==> inputs of run a <==
==> flow/design.v <==
module a_s(op_a, op_m, as, outp);
   parameter        NBITS = 6;
   input [NBITS:0]  op_a;
   input [NBITS:0]  op_m;
   input            as;
   output [NBITS:0] outp;
   reg [NBITS:0]    outp;
   always @(as or op_a or op_m)
   begin: adder_subt
      if (as == 1'b1)
         outp <= op_a + op_m;
      else
         outp <= op_a - op_m;
   end
endmodule
module div_nr_wsticky(A, B, Q, sticky);
   parameter             NBITS = 6;
   parameter             PBITS = 8;
   input [NBITS-1:0]     A;
   input [NBITS-1:0]     B;
   output [PBITS-1:0]    Q;
   output                sticky;
   parameter [NBITS-1:0] ZEROS = 0;
   reg [NBITS:0]         YY_in[0:PBITS];
   reg [PBITS-1:0]       QQ_in[0:PBITS];
   reg [NBITS:0]         m_cablesIn[0:PBITS];
   wire [NBITS:0]        m_cablesOut[0:PBITS];
   wire [PBITS:0]        a_or_s;
   wire [PBITS-1:0]      QQ;
   wire [NBITS-1:0]      YY;
   wire [NBITS-1:0]      XX;
   assign XX = A;
   assign YY = B;
   assign Q = QQ;
   assign a_or_s[0] = 1'b0;
   always @(*) m_cablesIn[0] <= {1'b0, XX};
   always @(*) YY_in[0] <= {1'b0, YY};
   generate
      begin : xhdl0
         genvar                I;
         for (I = 0; I <= PBITS - 1; I = I + 1)
         begin : divisor
            a_s #(NBITS) int_mod(.op_a(m_cablesIn[I]), .op_m(YY_in[I]), .as(a_or_s[I]), .outp(m_cablesOut[I]));
         end
      end
   endgenerate
   generate
      begin : xhdl1
         genvar                I;
         for (I = 0; I <= PBITS - 1; I = I + 1)
         begin : conex
            assign a_or_s[I + 1] = m_cablesOut[I][NBITS];
            always @(*) m_cablesIn[I + 1] <= {m_cablesOut[I][NBITS - 1:0], 1'b0};
            always @(*) YY_in[I + 1] <= YY_in[I];
            always @(*) QQ_in[I + 1][I] <= a_or_s[I + 1];
            if (I > 0)
            begin : rest
               always @(*) QQ_in[I + 1][I - 1:0] <= QQ_in[I][I - 1:0];
            end
         end
      end
   endgenerate
   generate
      begin : xhdl2
         genvar                I;
         for (I = 0; I <= PBITS - 1; I = I + 1)
         begin : quotient
            assign QQ[I] = (~QQ_in[PBITS][PBITS - 1 - I]);
         end
      end
   endgenerate
   assign sticky = (m_cablesOut[PBITS - 1] == ZEROS) ? 1'b0 : 
                   1'b1;
endmodule
module FP_div(FP_A, FP_B, clk, ce, FP_Z);
   parameter         K = 32;
   parameter         P = 24;
   parameter         E = 8;
   input [K-1:0]     FP_A;
   input [K-1:0]     FP_B;
   input             clk;
   input             ce;
   output [K-1:0]    FP_Z;
   reg [K-1:0]       FP_Z;
   parameter [K-1:0] ZEROS = 1'b0;
   parameter [K-1:0] ONES = 32'hffffffff;
   parameter [E-1:0] BIAS = {1'b0, ONES[E - 2:0]};
   parameter         PBITS = P + 3;
   reg [K-1:0]       A_int;
   reg [K-1:0]       B_int;
   reg [K-1:0]       FP_Z_int;
   wire [E-1:0]      exp_A;
   wire [E-1:0]      exp_B;
   wire [P-1:0]      frac_A;
   wire [P-1:0]      frac_B;
   wire              sign_A;
   wire              sign_B;
   wire              expA_FF;
   wire              expB_FF;
   wire              expA_Z;
   wire              expB_Z;
   wire              fracA_Z;
   wire              fracB_Z;
   wire [E:0]        exp_noBIAS;
   wire [E:0]        exp_Biased;
   wire [E:0]        exp_Biased_Norm;
   wire              isNaN_A;
   wire              isNaN_B;
   wire              isInf_A;
   wire              isInf_B;
   wire              isZero_A;
   wire              isZero_B;
   wire              isNaN;
   wire              isInf;
   wire              isZero;
   wire              sign;
   wire [PBITS-1:0]  frac_div;
   wire [PBITS-1:0]  frac_div_shifted;
   wire [PBITS-2:0]  fr_sh;
   wire [P-2:0]      frac_final;
   wire              underflow;
   wire              overflow;
   wire [E-1:0]      exp_final;
   wire              sticky_bit;
   wire              div_by_zero;
   always @(posedge clk)
      begin
         if (ce == 1'b1)
         begin
            A_int <= FP_A;
            B_int <= FP_B;
         end
      end
   assign sign_A = A_int[K - 1];
   assign sign_B = B_int[K - 1];
   assign exp_A = A_int[K - 2:K - E - 1];
   assign exp_B = B_int[K - 2:K - E - 1];
   assign frac_A = {1'b1, A_int[P - 2:0]};
   assign frac_B = {1'b1, B_int[P - 2:0]};
   assign expA_FF = (A_int[K - 2:K - E - 1] == ONES[K - 2:K - E - 1]) ? 1'b1 : 
                    1'b0;
   assign expB_FF = (B_int[K - 2:K - E - 1] == ONES[K - 2:K - E - 1]) ? 1'b1 : 
                    1'b0;
   assign expA_Z = (A_int[K - 2:K - E - 1] == ZEROS[K - 2:K - E - 1]) ? 1'b1 : 
                   1'b0;
   assign expB_Z = (B_int[K - 2:K - E - 1] == ZEROS[K - 2:K - E - 1]) ? 1'b1 : 
                   1'b0;
   assign fracA_Z = (A_int[P - 2:0] == ZEROS[P - 2:0]) ? 1'b1 : 
                    1'b0;
   assign fracB_Z = (B_int[P - 2:0] == ZEROS[P - 2:0]) ? 1'b1 : 
                    1'b0;
   assign isNaN_A = expA_FF & ((~fracA_Z));
   assign isNaN_B = expB_FF & ((~fracB_Z));
   assign isInf_A = expA_FF;
   assign isInf_B = expB_FF;
   assign isZero_A = expA_Z & fracA_Z;
   assign isZero_B = expB_Z & fracB_Z;
   assign div_by_zero = expB_Z;
   assign isNaN = isNaN_A | isNaN_B;
   assign isInf = isInf_A | isInf_B | div_by_zero;
   assign isZero = isZero_A & (~isZero_B);
   assign exp_noBIAS = ({1'b0, exp_A}) - ({1'b0, exp_B});
   assign exp_Biased = exp_noBIAS + ({1'b0, BIAS});
   assign sign = sign_A ^ sign_B;
   div_nr_wsticky #(P,PBITS) a_div(.A(frac_A), .B(frac_B), .Q(frac_div), .sticky(sticky_bit));
   assign frac_div_shifted = (frac_div[PBITS - 1] == 1'b0) ? {frac_div[PBITS - 2:0], 1'b0} : 
                             frac_div;
   assign exp_Biased_Norm = (frac_div[PBITS - 1] == 1'b0) ? exp_Biased - 1 : 
                            exp_Biased;
   assign exp_final = exp_Biased_Norm[E - 1:0];
   assign overflow = (((exp_Biased_Norm[E:E - 1] == 2'b10) | (exp_Biased_Norm[E:0] == {1'b0, ONES[E - 1:0]}))) ? 1'b1 : 
                     1'b0;
   assign underflow = (((exp_Biased_Norm[E:E - 1] == 2'b11) | (exp_Biased_Norm[E - 1:0] == ZEROS[E - 1:0]))) ? 1'b1 : 
                      1'b0;
   assign fr_sh = frac_div_shifted[PBITS - 2:0];
   assign frac_final = ((fr_sh[2] == 1'b1 & (sticky_bit == 1'b1 | fr_sh[0] == 1'b1 | fr_sh[1] == 1'b1))) ? fr_sh[PBITS - 2:PBITS - P] + 1 : 
                       (((sticky_bit == 1'b1) & (fr_sh[2:0] == 3'b100) & (fr_sh[3] == 1'b1))) ? fr_sh[PBITS - 2:PBITS - P] + 1 : 
                       fr_sh[PBITS - 2:PBITS - P];
   always @(sign or isNaN or isInf or isZero or exp_final or frac_final or underflow or overflow)
   begin: packing
      FP_Z_int[K - 1] <= sign;
      if (isNaN == 1'b1)
      begin
         FP_Z_int[K - 2:P - 1] <= ONES[E - 1:0];
         FP_Z_int[P - 2:0] <= {1'b1, ZEROS[P - 3:0]};
      end
      else if ((isInf == 1'b1) | (overflow == 1'b1))
      begin
         FP_Z_int[K - 2:P - 1] <= ONES[E - 1:0];
         FP_Z_int[P - 2:0] <= ZEROS[P - 2:0];
      end
      else if ((isZero == 1'b1) | (underflow == 1'b1))
      begin
         FP_Z_int[K - 2:P - 1] <= ZEROS[E - 1:0];
         FP_Z_int[P - 2:0] <= ZEROS[P - 2:0];
      end
      else
      begin
         FP_Z_int[K - 2:P - 1] <= exp_final;
         FP_Z_int[P - 2:0] <= frac_final;
      end
   end
   always @(posedge clk)
   begin: final_reg
      begin
         if (ce == 1'b1)
            FP_Z <= FP_Z_int;
      end
   end
endmodule
==> flow/run.sh <==
#!/bin/bash
# the make line also repeats each setting of config.mk as NAME=value (left out here)
make -C /OpenROAD-flow-scripts/flow DESIGN_CONFIG=/design/flow/config.mk WORK_HOME=/design/flow/orfs CLKGATE_MAP_FILE= finish
==> flow/config.mk <==
export PLATFORM = sky130hd
export DESIGN_NAME = FP_div
export DESIGN_NICKNAME = FP_div
export VERILOG_FILES = /design/flow/design.v
export SDC_FILE = /design/flow/constraint.sdc
export NUM_CORES = 4
export LEC_CHECK = 0
export ABC_AREA = 1
export CAP_MARGIN = 20
export CORE_MARGIN = 2
export CORE_UTILIZATION = 69
export CTS_CLUSTER_DIAMETER = 376
export CTS_CLUSTER_SIZE = 98
export PLACE_DENSITY = 0.6
export SLEW_MARGIN = 20
==> flow/constraint.sdc <==
create_clock -name core_clock -period 35.8 [get_ports {clk}]
set_input_delay 7.1600 -clock core_clock [delete_from_list [all_inputs] [get_ports {clk}]]
set_output_delay 7.1600 -clock core_clock [all_outputs]
set_load 0.01 [all_outputs]
==> inputs of run b, as changes to run a <==
ABC_AREA = unset   (was 1)
CELL_PAD_IN_SITES_DETAIL_PLACEMENT = 1   (was unset)
CORE_ASPECT_RATIO = 0.96   (was unset)
CORE_UTILIZATION = 48   (was 69)
CTS_CLUSTER_DIAMETER = 399   (was 376)
CTS_CLUSTER_SIZE = unset   (was 98)
GPL_ROUTABILITY_DRIVEN = 0   (was unset)
MAX_ROUTING_LAYER = met5   (was unset)
MIN_ROUTING_LAYER = met1   (was unset)
PLACE_DENSITY = unset   (was 0.6)
PLACE_DENSITY_LB_ADDON = 0.14   (was unset)
SETUP_SLACK_MARGIN = 1.03   (was unset)
==> flow/constraint.sdc (replaced) <==
create_clock -name core_clock -period 80.0 [get_ports {clk}]
set_input_delay 16.0000 -clock core_clock [delete_from_list [all_inputs] [get_ports {clk}]]
set_output_delay 16.0000 -clock core_clock [all_outputs]
set_load 0.01 [all_outputs]
==> inputs of run c, as changes to run a <==
CORE_UTILIZATION = 62   (was 69)
CTS_CLUSTER_DIAMETER = unset   (was 376)
CTS_CLUSTER_SIZE = unset   (was 98)
==> results.yml <==
# yosys + openroad results
outcome:
  status: "aborted with a tool error"
  lastStage: "clock tree synthesis"
  tool.error: "[ERROR DPL-0033] detailed placement checks failed during check placement."
die:
  die_y_um: 305.5
  core.rowCount: 110
yosys:
  syn-num-nets: 9949
the above is filed under run c

==> results.yml <==
# physical design summary
detailed_routing:
  wl_met1_um: 80890
  vias: 51430
layout:
  signal_buffers: 201
die:
  core.rowCount: 117
  die_y_um: 323.0
yosys:
  synth.yosys.seq_area_share_pct: 5.667
  syn-num-nets: 8098
global_route:
  met1_usage_pct: 41.56
outcome:
  status: "no timing/DRC/antenna violations"
the above is filed under run b

==> results.yml <==
# yosys + openroad results
outcome:
  status: "aborted with a tool error"
  lastStage: "detailed placement"
  tool.error: "[ERROR DPL-0033] detailed placement checks failed during check placement."
die:
  die_y_um: 289.8
  core.rowCount: 104
  fp.coreArea_um2: 80680
yosys:
  synth.yosys.seq_area_share_pct: 5.115
  syn-num-nets: 9949
the above is filed under run a


* * *

==> inputs of exp/quartz <==
Starts from the design.v that is shown in full above.
==> flow/config.mk <==
export PLATFORM = sky130hd
export DESIGN_NAME = FP_div
export DESIGN_NICKNAME = FP_div
export VERILOG_FILES = /design/flow/design.v
export SDC_FILE = /design/flow/constraint.sdc
export NUM_CORES = 4
export LEC_CHECK = 0
export ABC_AREA = 1
export CAP_MARGIN = 20
export CORE_MARGIN = 2
export CORE_UTILIZATION = 72
export PLACE_DENSITY_LB_ADDON = 0.19
export SLEW_MARGIN = 20
==> flow/constraint.sdc <==
create_clock -name core_clock -period 51.3 [get_ports {clk}]
set_input_delay 10.2600 -clock core_clock [delete_from_list [all_inputs] [get_ports {clk}]]
set_output_delay 10.2600 -clock core_clock [all_outputs]
set_load 0.01 [all_outputs]
run.sh (not shown) runs the stock make flow with config.mk's settings and CLKGATE_MAP_FILE=.
==> exp/amber: changes against exp/quartz <==
ABC_AREA = unset   (was 1)
CORE_UTILIZATION = 38   (was 72)
PLACE_DENSITY = 0.6   (was unset)
PLACE_DENSITY_LB_ADDON = unset   (was 0.19)
==> flow/constraint.sdc (replaced) <==
create_clock -name core_clock -period 70.5 [get_ports {clk}]
set_input_delay 14.1000 -clock core_clock [delete_from_list [all_inputs] [get_ports {clk}]]
set_output_delay 14.1000 -clock core_clock [all_outputs]
set_load 0.01 [all_outputs]
==> notes <==
- In exp/amber the setup slack is higher than in exp/quartz, by 2.7 ns.
- In exp/quartz the die size is smaller than in exp/amber, by about 40%.
- Routed wire length: exp/quartz is higher than exp/amber (about 20%).
- Of exp/quartz and exp/amber, exp/quartz has the higher non-clock buffer count (gap 22).
- Synthesized cell count: exp/quartz is larger than exp/amber (27%).
- exp/quartz finished with timing, DRC and antenna clean. exp/amber completed without violations.
- Between exp/amber and exp/quartz, the lower worst hold slack is in exp/amber (gap 0.0064 ns).
- In sequential cell count, exp/amber and exp/quartz do not differ.

* * *

==> ember <==
// FP_div: RTL as listed in full above, without the edits since
clock: 89.2 ns
lec_check: 0
abc_area: 1
cap_margin: 20
cell_pad_in_sites_global_placement: 1
core_margin: 7
core_utilization: 19
cts_cluster_size: 23
gpl_timing_driven: 1
max_routing_layer: met5
place_density: 0.6
slew_margin: 20
==> pepper: changes against ember <==
Settings changed: ABC_AREA 1 to unset, CELL_PAD_IN_SITES_GLOBAL_PLACEMENT 1 to 3, CORE_ASPECT_RATIO set to 0.5, CORE_MARGIN 7 to 2, CORE_UTILIZATION 19 to 40, CTS_CLUSTER_DIAMETER set to 400, CTS_CLUSTER_SIZE 23 to 10, GPL_TIMING_DRIVEN 1 to unset, MAX_ROUTING_LAYER met5 to unset, PLACE_DENSITY 0.6 to 0.43, SETUP_SLACK_MARGIN set to -1.8, TNS_END_PERCENT set to 15.
==> flow/constraint.sdc (replaced) <==
create_clock -name core_clock -period 80.0 [get_ports {clk}]
set_input_delay 16.0000 -clock core_clock [delete_from_list [all_inputs] [get_ports {clk}]]
set_output_delay 16.0000 -clock core_clock [all_outputs]
set_load 0.01 [all_outputs]
==> results <==
item                                                               pepper                     ember
Number of cells on the worst reg-to-reg path                          353                       326
Crit path depth                                                       353                       326
Vias in the first global route                                      47340                     55380
Outcome                                           complete, no violations   complete, no violations
Dominant cell area share                                           27.05%                    24.42%
Number of ordinary inverters in the final layout                      363                      1540
Most used cell, CP                                sky130_fd_sc_hd__a21o_1  sky130_fd_sc_hd__nand2_1
Post-synthesis instance area                                  50870 sq um               56350 sq um
Global Route Usage Sum                                             27.00%                    13.53%
Met3 WL post-DR                                             12050 microns              9171 microns
Final worst path period share                                      87.91%                    63.18%
Final cell area excluding filler cells                        54600 sq um               61860 sq um
Mux cell area share after synthesis                                5.949%                    1.119%

* * *

==> inputs of tundra <==
RTL: the design.v shown in full above, as it stands there.
Settings: LEC_CHECK=0, CAP_MARGIN=20, CORE_MARGIN=2, CORE_UTILIZATION=57, CTS_CLUSTER_DIAMETER=232, SETUP_SLACK_MARGIN=1.94, SLEW_MARGIN=20; clock period 43.2 ns.
==> fjord (differences from tundra) <==
==> flow/config.mk (replaced) <==
export PLATFORM = sky130hd
export DESIGN_NAME = FP_div
export DESIGN_NICKNAME = FP_div
export VERILOG_FILES = /design/flow/design.v
export SDC_FILE = /design/flow/constraint.sdc
export NUM_CORES = 4
export LEC_CHECK = 0
export ABC_AREA = 1
export CAP_MARGIN = 20
export CORE_MARGIN = 2
export CORE_UTILIZATION = 68
export CTS_CLUSTER_SIZE = 98
export PLACE_DENSITY = 0.6
export SLEW_MARGIN = 20
==> flow/constraint.sdc (replaced) <==
create_clock -name core_clock -period 71.0 [get_ports {clk}]
set_input_delay 14.2000 -clock core_clock [delete_from_list [all_inputs] [get_ports {clk}]]
set_output_delay 14.2000 -clock core_clock [all_outputs]
set_load 0.01 [all_outputs]
==> indigo (differences from tundra) <==
--- a/flow/config.mk
+++ b/flow/config.mk
@@ -6,8 +6,12 @@
 export NUM_CORES = 4
 export LEC_CHECK = 0
 export CAP_MARGIN = 20
+export CELL_PAD_IN_SITES_GLOBAL_PLACEMENT = 2
 export CORE_MARGIN = 2
-export CORE_UTILIZATION = 57
-export CTS_CLUSTER_DIAMETER = 232
-export SETUP_SLACK_MARGIN = 1.94
+export CORE_UTILIZATION = 40
+export CTS_CLUSTER_DIAMETER = 400
+export CTS_CLUSTER_SIZE = 98
+export PLACE_DENSITY = 0.43
+export SETUP_SLACK_MARGIN = 0.58
 export SLEW_MARGIN = 20
+export TNS_END_PERCENT = 10
==> flow/constraint.sdc (replaced) <==
create_clock -name core_clock -period 80.0 [get_ports {clk}]
set_input_delay 16.0000 -clock core_clock [delete_from_list [all_inputs] [get_ports {clk}]]
set_output_delay 16.0000 -clock core_clock [all_outputs]
set_load 0.01 [all_outputs]
==> qor summary <==
item                                                              tundra                    fjord                      indigo
Final instance area                                           76,200 µm²               58,200 µm²                  54,600 µm²
Non-clk buf share                                                  0.274                   0.0235                      0.0341
Routing usage on met2                                              0.728                    0.675                       0.461
Tool warning count                                                   428                      425                         425
Status                                        complete, but fails checks           finished clean              finished clean
Layout check failures                               negative setup slack                        -                           -
Slowest-stage cell, CP                            sky130_fd_sc_hd__or4_4  sky130_fd_sc_hd__nor4_1  sky130_fd_sc_hd__a2111oi_0
Last element of the critical path                 FP_Z[19]$_SDFFCE_PP0P_   FP_Z[11]$_SDFFCE_PP0P_      FP_Z[19]$_SDFFCE_PP0P_
Multi-input gate count                                             6,290                    6,966                       6,290
Area enclosed by the die boundary                             91,700 µm²               85,200 µm²                 130,000 µm²
Detail-routed net length per standard cell                       21.6 µm                  18.6 µm                     21.1 µm
Number of tap instances                                            1,165                    1,070                       1,650
Post-Synth Simple-Gate Area                                        0.183                    0.236                       0.183
Crit path DAT                                                   59.97 ns                 55.02 ns                    69.62 ns
XOR/XNOR Area Share                                                0.123                   0.0901                       0.123
Number of nets at floorplan                                        8,098                    9,949                       8,098
Non-CTS buffers                                                    2,694                      150                         216
Drt first pass iters                                                   9                        8                           8
Post_cts resized                                                     180                        0                           0
Shortest period the worst path allows                           59.78 ns                 54.90 ns                    69.49 ns
Post-placement worst setup slack                               -16.03 ns                 17.77 ns                    11.39 ns
Non-clock inverter total of the final layout                         363                    1,540                         363
Ys cells                                                           6,906                    8,757                       6,906
RSZ-0062 raised after global routing                                 yes                       no                          no
